Setup of run A:
==> flow/design.v (excerpt) <==
module digital_loc(
    input key_a,
    input key_b,
    input key_c,
    input key_d,
    input reset,
	 input clk,
    output [6:0] postion_state,
	 output  [3:0] x,
	 output reg [1:0] Led2,
	 output  [3:0] selector,
	 output reg dot,
	 output S_CLK,
	 output LR_CLK,
	 output M_CLK,
	 output  Sin
    );
For scale: about 2500 cells after synthesis, ~260 flip-flops, about 28 I/O pins, ~0.017 mm² of cells after synthesis.
export LEC_CHECK = 0
export ABC_AREA = 1
export CAP_MARGIN = 20
export CORE_MARGIN = 2
export CORE_UTILIZATION = 72
export CTS_CLUSTER_DIAMETER = 362
export CTS_CLUSTER_SIZE = 15
export HOLD_SLACK_MARGIN = 0.3
export PLACE_DENSITY_LB_ADDON = 0.01
export SETUP_SLACK_MARGIN = 0.35
export SLEW_MARGIN = 20
create_clock -name core_clock -period 2.95 [get_ports {clk}]
run.sh (not shown) runs the stock make flow with config.mk's settings and CLKGATE_MAP_FILE=.
What run B does differently from run A at the input level:
# run A
export LEC_CHECK = 0
export ABC_AREA = 1
export CAP_MARGIN = 20
export CORE_MARGIN = 2
export CORE_UTILIZATION = 72
export CTS_CLUSTER_DIAMETER = 362
export CTS_CLUSTER_SIZE = 15
export HOLD_SLACK_MARGIN = 0.3
export PLACE_DENSITY_LB_ADDON = 0.01
export SETUP_SLACK_MARGIN = 0.35
export SLEW_MARGIN = 20
create_clock -name core_clock -period 2.95 [get_ports {clk}]
# run B
export LEC_CHECK = 0
export ABC_AREA = 1
export CAP_MARGIN = 20
export CORE_MARGIN = 2
export CORE_UTILIZATION = 72
export SLEW_MARGIN = 20
create_clock -name core_clock -period 2.97 [get_ports {clk}]
Run B: all stages done; final checks FAILED (negative hold slack). The top power group comes out clock in one run and sequential cells in the other, namely in run B and run A respectively. Run A → run B: first-iteration DRC count rose 80; required time reported for the critical path endpoint rose 0.02 ns; least setup slack across all paths after layout fell 0.027 ns; yosys stat cell total about even; largest clock skew in the final design fell 0.023 ns. Sequential power delta (run A -> run B): insignificant. Count of buffers not belonging to the clock network in the layout down about 26% in run B wrt run A.
Edits applied to the flow inputs when going from run B to run C:
# run B
export LEC_CHECK = 0
export ABC_AREA = 1
export CAP_MARGIN = 20
export CORE_MARGIN = 2
export CORE_UTILIZATION = 72
export SLEW_MARGIN = 20
create_clock -name core_clock -period 2.97 [get_ports {clk}]
# run C
export LEC_CHECK = 0
export CAP_MARGIN = 20
export CORE_MARGIN = 2
export CORE_UTILIZATION = 70
export SLEW_MARGIN = 20
create_clock -name core_clock -period 4.47 [get_ports {clk}]
--- outcome ---
Run C: done, clean on timing, DRC and antenna
Run C reports a lower final period utilization than run B does.
Between run B and run C, total power of the final layout decreased.
Comparing the two runs side by side, run C comes out ahead of run B on cell area.
Run C vs run B: synthesized cell count down by more than a quarter
[inputs] run D vs run C
# run C
export LEC_CHECK = 0
export CAP_MARGIN = 20
export CORE_MARGIN = 2
export CORE_UTILIZATION = 70
export SLEW_MARGIN = 20
create_clock -name core_clock -period 4.47 [get_ports {clk}]
# run D
export LEC_CHECK = 0
export CAP_MARGIN = 20
export CORE_MARGIN = 2
export CORE_UTILIZATION = 56
export SLEW_MARGIN = 20
create_clock -name core_clock -period 5.35 [get_ports {clk}]
Results
- Re logic depth of the worst setup path including buffers: no difference whatsoever between run D and run C.
- Reported for run D and run C, length of the first detailed-routing pass in iterations turned out identical to the last digit.
- Run D vs run C, total power went down by 700 µW.
- Run D against run C: number of vias per cell went down; sequential share of layout area went down.
- Run D leaves more setup margin than run C.
- In the final reports, the cell area of run D is larger than that of run C.
- Summary of run D over run C: fraction of met1 tracks used by global routing went down, tightest slew margin relative to the limit went up.
- Higher clock network power share goes to run D over run C.
- When run D is measured against run C, its post-layout period usage of the worst path turns out 12 points lower.
diff inputs: run D => run E
# run D
export LEC_CHECK = 0
export CAP_MARGIN = 20
export CORE_MARGIN = 2
export CORE_UTILIZATION = 56
export SLEW_MARGIN = 20
create_clock -name core_clock -period 5.35 [get_ports {clk}]
# run E
export LEC_CHECK = 0
export ABC_AREA = 1
export CAP_MARGIN = 20
export CORE_MARGIN = 2
export CORE_UTILIZATION = 69
export CTS_CLUSTER_DIAMETER = 369
export PLACE_DENSITY = 0.39
export SLEW_MARGIN = 20
create_clock -name core_clock -period 4.08 [get_ports {clk}]
==> comparison <==
Against run D, multi-input logic area in run E rose by a little under 10%. Run E against run D: sequential share of cell area fell by 2.9 points, wire length rose by about 30%. Side by side, share of total power in the clock network turned out higher in run E than in run D. Synthesized-area fraction occupied by xor and xnor cells ends up lower on run E.

========
Starting RTL as in the previous note.
// digital_loc
module digital_loc(
    input key_a,
    input key_b,
    input key_c,
    input key_d,
    input reset,
	 input clk,
    output [6:0] postion_state,
	 output  [3:0] x,
	 output reg [1:0] Led2,
	 output  [3:0] selector,
	 output reg dot,
	 output S_CLK,
	 output LR_CLK,
	 output M_CLK,
	 output  Sin
    );
Settings: LEC_CHECK=0, CAP_MARGIN=15, CELL_PAD_IN_SITES_DETAIL_PLACEMENT=1, CELL_PAD_IN_SITES_GLOBAL_PLACEMENT=1, CORE_ASPECT_RATIO=0.84, CORE_MARGIN=3, CORE_UTILIZATION=47, CTS_CLUSTER_DIAMETER=32, GPL_ROUTABILITY_DRIVEN=1, GPL_TIMING_DRIVEN=1, MAX_ROUTING_LAYER=met4, MIN_ROUTING_LAYER=met1, PLACE_DENSITY_LB_ADDON=0.06, SETUP_SLACK_MARGIN=1.8, SLEW_MARGIN=20, TNS_END_PERCENT=75; clock period 7.93 ns.
Edit:
==> flow/config.mk (replaced) <==
export PLATFORM = sky130hd
export DESIGN_NAME = digital_loc
export DESIGN_NICKNAME = digital_loc
export VERILOG_FILES = /design/flow/design.v
export SDC_FILE = /design/flow/constraint.sdc
export NUM_CORES = 4
export LEC_CHECK = 0
export CAP_MARGIN = 20
export CORE_MARGIN = 2
export CORE_UTILIZATION = 40
export SLEW_MARGIN = 20
==> flow/constraint.sdc (replaced) <==
create_clock -name core_clock -period 10.0 [get_ports {clk}]
set_input_delay 2.0000 -clock core_clock [delete_from_list [all_inputs] [get_ports {clk}]]
set_output_delay 2.0000 -clock core_clock [all_outputs]
set_load 0.01 [all_outputs]
Total power falls by 41%.
Clock-buffer cell count falls by 33.
Via count falls by 3.4%.
Area after synthesis is unchanged.

========
digital_loc again, from the RTL that the note above started with.
make LEC_CHECK=0 CAP_MARGIN=20 CELL_PAD_IN_SITES_DETAIL_PLACEMENT=0 CELL_PAD_IN_SITES_GLOBAL_PLACEMENT=1 CORE_MARGIN=2 CORE_UTILIZATION=17 CTS_CLUSTER_DIAMETER=78 CTS_CLUSTER_SIZE=100 PLACE_DENSITY_LB_ADDON=0.22 SETUP_SLACK_MARGIN=-0.31 SLEW_MARGIN=20 finish   # period 8.47 ns
The first run completed with no timing, DRC or antenna violations.
Then changed:
- CELL_PAD_IN_SITES_DETAIL_PLACEMENT: 0 -> default
- CELL_PAD_IN_SITES_GLOBAL_PLACEMENT: 1 -> default
- CORE_UTILIZATION: 17 -> 40
- CTS_CLUSTER_DIAMETER: 78 -> default
- CTS_CLUSTER_SIZE: 100 -> default
- PLACE_DENSITY_LB_ADDON: 0.22 -> default
- SETUP_SLACK_MARGIN: -0.31 -> default
- clock period: 8.47 -> 4.9 ns (I/O delays scaled with it)
=> Routed wire length shrinks by about a fifth; via count stays flat; count of clock-buffer cells in the layout grows by 2; design area shrinks by a few percent; sequential power grows by well over a third; sequential share of layout area grows by 1.8 points.

========
v47:
Starting RTL as in the previous note.
export LEC_CHECK = 0
export ABC_AREA = 1
export CAP_MARGIN = 10
export CELL_PAD_IN_SITES_GLOBAL_PLACEMENT = 3
export CORE_MARGIN = 10
export CORE_UTILIZATION = 59
export CTS_CLUSTER_SIZE = 15
export GPL_TIMING_DRIVEN = 0
export MAX_ROUTING_LAYER = met4
export SLEW_MARGIN = 5
export TNS_END_PERCENT = 75
create_clock -name core_clock -period 10.0 [get_ports {clk}]
Stage in which a tool error killed v47: global placement without I/O.
diff inputs: v47 => v9
- MAX_ROUTING_LAYER changed from met4 to met5
- ABC_AREA changed from 1 to 0
- CORE_UTILIZATION changed from 59 to 24
- GPL_ROUTABILITY_DRIVEN newly set to 0
[summary]
v9 ended with every stage complete and zero timing, DRC or antenna violations.
Across both runs, share of the core filled by cells before placement was lower for v9 than for v47.
v47 has a lower share of synthesized area occupied by flip-flops and latches than v9.
Per the comparison of v9 with v47, and-or/or-and share of the synthesized area climbed 4.2 points, cell count in the Yosys report now sits lower.
For the area after synthesis, v9 came in 8.2% lower than v47 did.
Inputs modified between v9 and v5:
- CORE_MARGIN: 10 -> 2
- CELL_PAD_IN_SITES_GLOBAL_PLACEMENT: 3 -> unset
- MAX_ROUTING_LAYER: met5 -> unset
- TNS_END_PERCENT: 75 -> unset
- GPL_ROUTABILITY_DRIVEN: 0 -> unset
- CTS_CLUSTER_SIZE: 15 -> unset
- ABC_AREA: 0 -> unset
- CORE_UTILIZATION: 24 -> 40
- SLEW_MARGIN: 5 -> 20
- CAP_MARGIN: 10 -> 20
- GPL_TIMING_DRIVEN: 0 -> unset
- the clock period (ns, I/O delays scaled along): 10.0 -> 5.3
### Flow results
| overall power after layout | v5 vs v9 | 1.9 mW higher |. Against v9 as the reference, v5 delivers a lower switching power share of the total. Worst hold slack across all endpoints down 0.0092 ns in v5 wrt v9. v5 ends up with lower post-layout instance area than v9 does. As of v5, number of clock buffers in the layout had fallen by more than a quarter compared to v9. Part of the total power dissipated in the clock network, v5 and v9: higher on v9. On v5: fraction of the cycle the final worst path needs is 25 points higher than what v9 gave. Cmp v5 vs v9: via total after detailed routing lower in v5.
Input-level comparison between v40 and v5:
- an added PLACE_DENSITY of 0.39
- a change of CORE_UTILIZATION from 40 to 69
- a change of the clock period (ns, I/O delays scaled along) from 5.3 to 7.13
- For overall power consumption, dividing the value from v40 by the value from v5 gives 0.74.
- Across both runs, measured slew at the worst slew-check pin was lower for v40 than for v5.
- [compare] base=v5 new=v40: cell resize tally after clock tree synthesis was more or less identical; critical path depth went down by 1.
- Sort v5 and v40 by least setup slack across all paths after layout desc -> top: v40
- Number of nets at the end of the flow essentially unchanged between v5 and v40.
- | first-pass GRT wire length | higher: v5 |
No activity file was given, so power comes from the tool's default toggle rates.
